==> branch cedar <==
==> flow/design.v <==
module pokey_advanced (
    input clk,               
    input enable_179mhz,     
    input reset_n,           
    input [3:0] addr,        
    input [7:0] din,         
    input we,                
    output reg audio_pwm     
);
    reg [7:0] audf [0:3];  
    reg [7:0] audc [0:3];  
    reg [7:0] audctl;      
    reg [3:0]  poly4;
    reg [4:0]  poly5;
    reg [16:0] poly17; 
    reg [15:0] counter [0:3]; 
    reg [3:0]  chan_out;    
    reg [4:0] count_64k;    
    reg [6:0] count_15k;    
    reg tick_64khz;
    reg tick_15khz;
    always @(posedge clk) begin
        tick_64khz <= 0;
        tick_15khz <= 0;
        if (!reset_n) begin
            count_64k <= 0;
            count_15k <= 0;
        end else if (enable_179mhz) begin
            if (count_64k == 27) begin  
                count_64k <= 0;
                tick_64khz <= 1;
            end else begin
                count_64k <= count_64k + 1;
            end
            if (count_15k == 113) begin  
                count_15k <= 0;
                tick_15khz <= 1;
            end else begin
                count_15k <= count_15k + 1;
            end
        end
    end
    always @(posedge clk) begin
        if (!reset_n) begin
            audctl <= 0;
            audc[0]<=0; audc[1]<=0; audc[2]<=0; audc[3]<=0;
            audf[0]<=0; audf[1]<=0; audf[2]<=0; audf[3]<=0;
        end else if (we) begin
            case (addr)
                0: audf[0] <= din;
                1: audc[0] <= din;
                2: audf[1] <= din;
                3: audc[1] <= din;
                4: audf[2] <= din;
                5: audc[2] <= din;
                6: audf[3] <= din;
                7: audc[3] <= din;
                8: audctl <= din;
            endcase
        end
    end
    wire p4_next = !(poly4[3] ^ poly4[2]);
    wire p5_next = !(poly5[4] ^ poly5[2]);
    wire p17_next = !(poly17[16] ^ poly17[4]);
    always @(posedge clk) begin
        if (!reset_n) begin
            poly4 <= 4'b1011;
            poly5 <= 5'b10101;
            poly17 <= 17'b10101010101010101;
        end else if (enable_179mhz) begin
            poly4 <= {poly4[2:0], p4_next};
            poly5 <= {poly5[3:0], p5_next};
            poly17 <= {poly17[15:0], p17_next};
        end
    end
    wire link_12 = audctl[4];
    wire link_34 = audctl[3];
    wire use_15khz = audctl[0];  
    integer i;
    reg channel_tick;  
    always @(posedge clk) begin
        if (!reset_n) begin
            counter[0] <= 0; counter[1] <= 0; counter[2] <= 0; counter[3] <= 0;
            chan_out <= 0;
        end else
        for (i=0; i<4; i=i+1) begin
            channel_tick = (use_15khz) ? tick_15khz : tick_64khz;
            if (i == 0 && audctl[6]) channel_tick = enable_179mhz;
            if (i == 2 && audctl[5]) channel_tick = enable_179mhz;
            if (channel_tick) begin
                if (!((i==1 && link_12) || (i==3 && link_34))) begin
                    if (counter[i] == 0) begin
                        if (i==0 && link_12) 
                            counter[i] <= {audf[1], audf[0]}; 
                        else if (i==2 && link_34) 
                            counter[i] <= {audf[3], audf[2]}; 
                        else 
                            counter[i] <= audf[i];
                        case (audc[i][7:5])
                            3'b000: chan_out[i] <= poly17[16] && poly5[4];  
                            3'b001: chan_out[i] <= poly5[4];                
                            3'b010: chan_out[i] <= poly17[16] && poly5[4]; 
                            3'b011: chan_out[i] <= poly5[4];               
                            3'b100: chan_out[i] <= poly17[16];              
                            3'b101: chan_out[i] <= ~chan_out[i];            
                            3'b110: chan_out[i] <= poly17[16];             
                            3'b111: chan_out[i] <= ~chan_out[i];            
                        endcase
                    end else begin
                        counter[i] <= counter[i] - 1;
                    end
                end
            end
        end
    end
    reg [5:0] mixed_audio; 
    integer k;
    always @(*) begin
        mixed_audio = 0;
        for (k=0; k<4; k=k+1) begin
            if (chan_out[k]) begin
                mixed_audio = mixed_audio + audc[k][3:0];
            end
        end
    end
    reg [5:0] pwm_counter;
    always @(posedge clk) begin
        if (!reset_n) begin
            pwm_counter <= 0;
            audio_pwm <= 0;
        end else begin
            pwm_counter <= pwm_counter + 1;
            audio_pwm <= (pwm_counter < mixed_audio);
        end
    end
endmodule
==> flow/run.sh <==
#!/bin/bash
# the make line also repeats each setting of config.mk as NAME=value (left out here)
make -C /OpenROAD-flow-scripts/flow DESIGN_CONFIG=/design/flow/config.mk WORK_HOME=/design/flow/orfs CLKGATE_MAP_FILE= finish
==> flow/config.mk <==
export PLATFORM = sky130hd
export DESIGN_NAME = pokey_advanced
export DESIGN_NICKNAME = pokey_advanced
export VERILOG_FILES = /design/flow/design.v
export SDC_FILE = /design/flow/constraint.sdc
export NUM_CORES = 4
export LEC_CHECK = 0
export ABC_AREA = 1
export CAP_MARGIN = 20
export CORE_MARGIN = 2
export CORE_UTILIZATION = 72
export CTS_CLUSTER_SIZE = 10
export PLACE_DENSITY = 0.42
export SETUP_SLACK_MARGIN = 0.27
export SLEW_MARGIN = 20
==> flow/constraint.sdc <==
create_clock -name core_clock -period 2.9 [get_ports {clk}]
set_input_delay 0.5800 -clock core_clock [delete_from_list [all_inputs] [get_ports {clk}]]
set_output_delay 0.5800 -clock core_clock [all_outputs]
set_load 0.01 [all_outputs]
==> inputs of branch nickel, as changes to branch cedar <==
- CORE_UTILIZATION: 72 -> 50
- CTS_CLUSTER_SIZE: 10 -> default
- PLACE_DENSITY: 0.42 -> default
- SETUP_SLACK_MARGIN: 0.27 -> default
==> flow/constraint.sdc (replaced) <==
create_clock -name core_clock -period 4.01 [get_ports {clk}]
set_input_delay 0.8020 -clock core_clock [delete_from_list [all_inputs] [get_ports {clk}]]
set_output_delay 0.8020 -clock core_clock [all_outputs]
set_load 0.01 [all_outputs]
==> inputs of branch zinc, as changes to branch cedar <==
- CTS_CLUSTER_DIAMETER: default -> 352
- CTS_CLUSTER_SIZE: 10 -> 95
- PLACE_DENSITY: 0.42 -> 0.4
- SETUP_SLACK_MARGIN: 0.27 -> default
- TNS_END_PERCENT: default -> 10
==> flow/constraint.sdc (replaced) <==
create_clock -name core_clock -period 3.33 [get_ports {clk}]
set_input_delay 0.6660 -clock core_clock [delete_from_list [all_inputs] [get_ports {clk}]]
set_output_delay 0.6660 -clock core_clock [all_outputs]
set_load 0.01 [all_outputs]
==> inputs of branch quartz, as changes to branch cedar <==
- ABC_AREA: 1 -> default
- CTS_CLUSTER_SIZE: 10 -> default
- PLACE_DENSITY: 0.42 -> default
- SETUP_SLACK_MARGIN: 0.27 -> default
==> flow/constraint.sdc (replaced) <==
create_clock -name core_clock -period 5.2 [get_ports {clk}]
set_input_delay 1.0400 -clock core_clock [delete_from_list [all_inputs] [get_ports {clk}]]
set_output_delay 1.0400 -clock core_clock [all_outputs]
set_load 0.01 [all_outputs]
==> results <==
metric	branch cedar	branch quartz	branch nickel	branch zinc
Largest power group	sequential cells	clock	sequential cells	sequential cells
Status	complete, but fails checks	complete, no violations	complete, no violations	complete, but fails checks
Reasons for failing layout checks	setup timing	-	-	setup timing
Final setup TNS	-717 ps	0 ps	0 ps	-242 ps
Highest fanout seen on the critical path	3	7	4	3
Signal inverters	166	21	166	166
Required time of the worst setup path	3220 ps	5570 ps	4370 ps	3650 ps
Total half-perimeter wirelength after legalization and detailed placement	14.7 mm	13.5 mm	15.2 mm	14.7 mm
Non-clock buffer count	51	23	22	39
Floorplan die area	13400 um^2	12700 um^2	19100 um^2	13400 um^2
Final core utilization	0.846	0.816	0.562	0.838
Logic gate share of total power	0.113	0.047	0.113	0.113
Cell-internal power	4.03 mW	2.30 mW	2.78 mW	3.43 mW
Final hold slack	444 ps	477 ps	446 ps	451 ps
Avg WL per Cell	14.5 um	18.1 um	13.6 um	14.8 um
Detailed-route vias per instance	5.67	6.51	5.16	5.73
Seq share, synth	0.383	0.404	0.383	0.383
No activity file was given, so power comes from the tool's default toggle rates.
